the baseline:
// LASER
module LASER (
input CLK,
input RST,
input [3:0] X,
input [3:0] Y,
output reg [3:0] C1X,
output reg [3:0] C1Y,
output reg [3:0] C2X,
output reg [3:0] C2Y,
output reg DONE);
Size in the first run: about 1,400 cells after synthesis, roughly 430 flip-flops.
Settings: LEC_CHECK=0, CAP_MARGIN=20, CORE_MARGIN=2, CORE_UTILIZATION=71, CTS_CLUSTER_SIZE=13, PLACE_DENSITY_LB_ADDON=0.02, SLEW_MARGIN=20; clock period 4.88 ns.
run.sh (not shown) runs the stock make flow with config.mk's settings and CLKGATE_MAP_FILE=.
Status the baseline: flow complete, layout not clean - setup timing
Here is what was changed in the inputs of the candidate compared with the baseline.
- PLACE_DENSITY_LB_ADDON removed (was 0.02)
- CORE_UTILIZATION changed from 71 to 70
- ABC_AREA newly set to 1
- CTS_CLUSTER_SIZE removed (was 13)
- the clock period (ns, I/O delays scaled along) changed from 4.88 to 4.74
--- outcome ---
- Layout checks on the candidate: not met. Flow itself completed; violations: setup timing.
- The candidate vs the baseline, total global-route track usage went down by 6.4 points.
- Relative to the baseline, the total standard cell area after synthesis of the candidate is higher by 570 sq um.
- Of the two values seen for dominant combinational cell family by area after synthesis, multiplexers was produced by the baseline and simple AND/OR/NAND/NOR gates by the candidate.
- Compared to the baseline, the candidate was floorplanned on a bigger die.
- Compared with the baseline, the candidate shows post-route setup TNS higher by 3620 ps.
- The candidate vs. the baseline: routed length on met2 went down by about 2.8%.
- Taking the baseline as the reference point, the slack of the worst reg-to-reg path of the candidate rises by 580 ps.
- [compare] base=the baseline new=the candidate: total internal power went up by 3.7%; worst hold slack went down by 35 ps; combined flip-flop and latch cell area about even.
- Compared with the baseline, in the candidate power after layout rose 5.4%; cts-stage hold buffer count barely changed.

Starting RTL as in the previous note.
clock: 8.03 ns
lec_check: 0
abc_area: 0
cap_margin: 40
cell_pad_in_sites_detail_placement: 2
cell_pad_in_sites_global_placement: 0
core_aspect_ratio: 1.37
core_margin: 2
core_utilization: 49
gpl_routability_driven: 0
hold_slack_margin: -0.06
min_routing_layer: met2
place_density: 0.53
setup_slack_margin: -0.31
slew_margin: 15
Rerun with:
==> flow/config.mk (replaced) <==
export PLATFORM = sky130hd
export DESIGN_NAME = LASER
export DESIGN_NICKNAME = LASER
export VERILOG_FILES = /design/flow/design.v
export SDC_FILE = /design/flow/constraint.sdc
export NUM_CORES = 4
export LEC_CHECK = 0
export CAP_MARGIN = 20
export CORE_MARGIN = 2
export CORE_UTILIZATION = 62
export CTS_CLUSTER_SIZE = 98
export SLEW_MARGIN = 20
==> flow/constraint.sdc (replaced) <==
create_clock -name core_clock -period 7.48 [get_ports {CLK}]
set_input_delay 1.4960 -clock core_clock [delete_from_list [all_inputs] [get_ports {CLK}]]
set_output_delay 1.4960 -clock core_clock [all_outputs]
set_load 0.01 [all_outputs]
The new run ran to the end with no violations.
Count of clock-buffer cells in the layout increases by 4.
Routed wire length decreases by 26%.
Total power increases by 3.9%.
Design area decreases by 2.3%.
Combinational power decreases by about 2%.
Fmax increases by 6.5%.
Rerun with:
--- a/flow/config.mk
+++ b/flow/config.mk
@@ -8,5 +8,4 @@
 export CAP_MARGIN = 20
 export CORE_MARGIN = 2
-export CORE_UTILIZATION = 62
-export CTS_CLUSTER_SIZE = 98
+export CORE_UTILIZATION = 40
 export SLEW_MARGIN = 20
==> flow/constraint.sdc (replaced) <==
create_clock -name core_clock -period 3.45 [get_ports {CLK}]
set_input_delay 0.6900 -clock core_clock [delete_from_list [all_inputs] [get_ports {CLK}]]
set_output_delay 0.6900 -clock core_clock [all_outputs]
set_load 0.01 [all_outputs]
Outcome:
- With this change the flow finished but fails on negative setup slack
- cell count is higher by 26%
- wire length came out higher by 12%
- global-route usage falls by 6.9 points
- clock skew came out lower by 0.0033 ns
- count of clock-buffer cells in the layout fell by 3
- area after synthesis is unchanged
- sequential share of layout area is lower by 7.1 points
- die area rose by about 54%
- cell area climbs by 15%

== P ==
The RTL this note starts from:
==> flow/design.v <==
module LASER (
input CLK,
input RST,
input [3:0] X,
input [3:0] Y,
output reg [3:0] C1X,
output reg [3:0] C1Y,
output reg [3:0] C2X,
output reg [3:0] C2Y,
output reg DONE);
parameter LFSR_WIDTH = 10;
parameter [LFSR_WIDTH-1:0] threshold = 10'd150;
reg [LFSR_WIDTH-1:0] q;  
wire feedback;  
assign feedback = q[9] ^ q[6];
always @(posedge CLK) begin
    if (RST)
        q <= 10'h1;  
    else
        q <= {q[LFSR_WIDTH-2:0], feedback};  
end
wire [3:0] step;
assign step = (q[5])? 4'b0001: 4'b0010;   
reg [1:0] current_state;
reg [1:0] next_state;
parameter  INIT = 0;
parameter READ = 1;
parameter WALK = 2;
parameter OUTPUT = 3;
reg [5:0] cover_prev;  
reg [5:0] cover_current;  
reg [5:0] cover_max;  
reg [5:0] cnt;  
reg [3:0] corX [39:0];  
reg [3:0] corY [39:0];
reg [3:0] x1, y1, x2, y2;  
reg [3:0] tmpX1, tmpY1, tmpX2, tmpY2; 
reg [3:0] dx1, dy1, dx2, dy2;
reg [19:0] round;  
parameter MAX_ROUND = 20'd2000;
parameter [5:0] LAST = 6'd41;  
always @(posedge CLK) begin
  if (current_state == INIT) begin
    corX[cnt] <= X;
    corY[cnt] <= Y;
  end
  if (current_state == READ || next_state == READ) begin
    corX[cnt] <= X;
    corY[cnt] <= Y;
  end
end
always @(*) begin
  if (cnt == 6'd0 || cnt == LAST || next_state == READ || RST) begin
    dx1 = 4'd0; dy1 = 4'd0;
    dx2 = 4'd0; dy2 = 4'd0;
  end
  else if (next_state == WALK) begin
    dx1 = (tmpX1 > corX[cnt-6'd1])? tmpX1 - corX[cnt-6'd1] : corX[cnt-6'd1] - tmpX1;
    dy1 = (tmpY1 > corY[cnt-6'd1])? tmpY1 - corY[cnt-6'd1] : corY[cnt-6'd1] - tmpY1;
    dx2 = (tmpX2 > corX[cnt-6'd1])? tmpX2 - corX[cnt-6'd1] : corX[cnt-6'd1] - tmpX2;
    dy2 = (tmpY2 > corY[cnt-6'd1])? tmpY2 - corY[cnt-6'd1] : corY[cnt-6'd1] - tmpY2;
  end
  else begin
    dx1 = 4'd0; dy1 = 4'd0;
    dx2 = 4'd0; dy2 = 4'd0;
  end
end
always @(posedge CLK) begin
  if (RST)
    current_state <= INIT;
  else
    current_state <= next_state;
end
always @(*) begin
  case (current_state)
    INIT:
      next_state = (RST)? INIT: READ;
    READ:
      next_state = (cnt == 6'd39)? WALK: READ;
    WALK:  
      next_state = (round == MAX_ROUND)? OUTPUT: WALK;
    OUTPUT:
      next_state = INIT;
    default:
      next_state = INIT;
  endcase
end
always @(posedge CLK) begin
  if (RST)
    round <= 0;
  else if (current_state == OUTPUT)
    round <= 0;
  else if (current_state == WALK) begin
    if (cnt == LAST)
      round <= round + 1;
  end
end
always @(posedge CLK) begin
  if (RST) begin
    tmpX2 <= 4'd7; 
  end
  else if (current_state == OUTPUT) begin
    tmpX2 <= 4'd7;
  end
  else if (current_state == WALK && cnt == 6'd0) begin  
    if (q[5]) tmpX2 <= (x2+step < 16)? x2+step : 15; 
    else      tmpX2 <= (x2 > step) ? x2-step : 0;  
  end
end
always @(posedge CLK) begin
  if (RST) begin
    tmpY2 <= 4'd7;
  end
  else if (current_state == OUTPUT) begin
    tmpY2 <= 4'd7;
  end
  else if (current_state == WALK && cnt == 6'd0) begin  
    if (q[9]) tmpY2 <= (y2+step < 16)? y2+step : 15;
    else      tmpY2 <= (y2 > step)? y2-step : 0;  
  end
end
always @(posedge CLK) begin
  if (RST) begin
    tmpX1 <= 4'd7;
  end
  else if (current_state == OUTPUT) begin
    tmpX1 <= 4'd7;
  end
  else if (current_state == WALK && cnt == 6'd0) begin  
    if (q[0]) tmpX1 <= (x1+step < 16)? x1+step : 15;  
    else      tmpX1 <= (x1 > step)? x1-step : 0; 
  end
end
always @(posedge CLK) begin
  if (RST) begin
    tmpY1 <= 4'd7;
  end
  else if (current_state == OUTPUT) begin
    tmpY1 <= 4'd7;
  end
  else if (current_state == WALK && cnt == 6'd0) begin  
    if (q[3]) tmpY1 <= (y1+step < 16)? y1+step : 15; 
    else      tmpY1 <= (y1 > step)? y1-step : 0;  
  end
end
always @(posedge CLK) begin
  if (RST) begin
    x1 <= 4'd0; y1 <= 4'd0;
    x2 <= 4'd8; y2 <= 4'd8;
  end
  else if (current_state == OUTPUT) begin
    x1 <= 4'd0; y1 <= 4'd0;
    x2 <= 4'd8; y2 <= 4'd8;
  end
  else if (current_state == WALK) begin
    if (cnt == LAST) begin
      if(cover_current > cover_prev) begin
        x1 <= tmpX1; y1 <= tmpY1;
        x2 <= tmpX2; y2 <= tmpY2;
      end
      else begin  
        if (q < threshold) begin  
          x1 <= tmpX1; y1 <= tmpY1;
          x2 <= tmpX2; y2 <= tmpY2;
        end
      end
    end
  end
end
always @(posedge CLK) begin
  if (RST)
    cover_prev <= 6'd0;
  else if (current_state == OUTPUT)
    cover_prev <= 6'd0;
  else if (current_state == WALK) begin
    if(cnt == LAST) begin  
      if(cover_current > cover_prev)
        cover_prev <= cover_current;
      else begin  
        if (q < threshold)   
          cover_prev <= cover_current;
      end
    end
  end
end
always @(posedge CLK) begin
  if(RST)
    cover_current <= 6'd0;
  else if(next_state == OUTPUT)   
    cover_current <= 6'd0;
  else if(current_state == WALK) begin
    if(cnt > 0) begin
      if (cnt == LAST)
        cover_current <= 6'd0;
      else begin
        cover_current <= cover_current +
        ((dx1 + dy1 <= 4) || (dx1 == 3 && dy1 == 2) || (dx1 == 2 && dy1 == 3) ||
         (dx2 + dy2 <= 4) || (dx2 == 3 && dy2 == 2) || (dx2 == 2 && dy2 == 3));        
      end
    end
    else 
      cover_current <= 6'd0;
  end
  else
    cover_current <= 6'd0;
end
always @(posedge CLK) begin
  if(RST)
    cover_max <= 6'd0;
  else if(current_state == WALK) begin
    if(cnt == LAST) begin  
      if(cover_current > cover_max)
        cover_max <= cover_current;
    end
  end
  else if(current_state == OUTPUT)
    cover_max <= 0;
  else
    cover_max <= 0;
end
always @(posedge CLK) begin
  if (RST)
    cnt <= 0;
  else if (current_state == OUTPUT || next_state == OUTPUT)
    cnt <= 0;
  else if (next_state == READ)  
    cnt <= cnt + 1;
  else if (current_state == WALK) begin
      cnt <= (cnt == LAST)? 0: cnt+1;
  end
  else
    cnt <= 0;
end
always @(posedge CLK) begin
  if (RST) begin
    C1X <= 4'd7; C1Y <= 4'd7;
    C2X <= 4'd7; C2Y <= 4'd7;
  end
  else if (current_state == WALK) begin
    if(cnt == LAST) begin
      if(cover_current > cover_max) begin
        C1X <= tmpX1; C1Y <= tmpY1;
        C2X <= tmpX2; C2Y <= tmpY2;
      end
    end
  end
end
always @(posedge CLK) begin
  if(RST)
    DONE <= 1'b0;
  else if (next_state == OUTPUT)
    DONE <= 1'b1;
  else
    DONE <= 1'b0;
end
endmodule
make LEC_CHECK=0 ABC_AREA=0 CAP_MARGIN=20 CELL_PAD_IN_SITES_GLOBAL_PLACEMENT=0 CORE_ASPECT_RATIO=0.61 CORE_MARGIN=2 CORE_UTILIZATION=68 MIN_ROUTING_LAYER=met1 PLACE_DENSITY=0.64 SETUP_SLACK_MARGIN=-0.31 SLEW_MARGIN=15 finish   # period 3.25 ns
The flow completed for P, but it is not clean: the layout still shows setup timing.
For Q, these inputs were changed with respect to P:
Settings: changing SLEW_MARGIN from 15 to 20; removing PLACE_DENSITY (formerly 0.64); removing ABC_AREA (formerly 0); changing CORE_UTILIZATION from 68 to 40; removing CELL_PAD_IN_SITES_GLOBAL_PLACEMENT (formerly 0); removing CORE_ASPECT_RATIO (formerly 0.61); removing MIN_ROUTING_LAYER (formerly met1); removing SETUP_SLACK_MARGIN (formerly -0.31); changing the clock period (ns, I/O delays scaled along) from 3.25 to 5.86.
## What came out
Q: PASS, flow complete, no timing, DRC or antenna violations. Q ended with less global-route usage than P. A highest metal layer with signal wires of met4 is what Q shows, while met5 belongs to P. From P to Q the numbers moved as follows: final standard cell area without fillers lower; overall via count from detail_route lower; total area of sequential cells roughly the same; arithmetic-cell share of the synthesized area counting full adders, half adders and majority gates roughly the same. Looking at relative contribution of the clock network to total power across Q and P, the one that comes out lower is P. Side by side, core area turned out higher in Q than in P. Across both runs, non-clock buffering overhead in the final layout was lower for Q than for P. P → Q: floorplan die area moved up; global-route track usage on met3 went down; sequential portion of the cell area +1.1 points.
Changes in R relative to Q:
Settings: the clock period (ns, I/O delays scaled along) changed from 5.86 to 6.0.
--- outcome ---
Between Q and R, the total wirelength of the detailed-routed design is lower for R.
Final period utilization in R vs Q: down 0.36 points
Compared with Q, R shows first-pass GRT wire length that has gone down slightly.
Met3 wire length: higher on R
Sequential cell area share is higher on R
R vs. Q: die size shows no meaningful change, met2 usage in global routing now smaller, clock network power share -0.4 points.
R ended with less total setup buffers inserted after CTS than Q.
Note that the clock power recorded for Q amounts to 1.08 times the value seen in R.
Comparing Q and R, the higher minimum setup slack in the final design is on R.
Power is estimated from default activity; no workload was simulated.
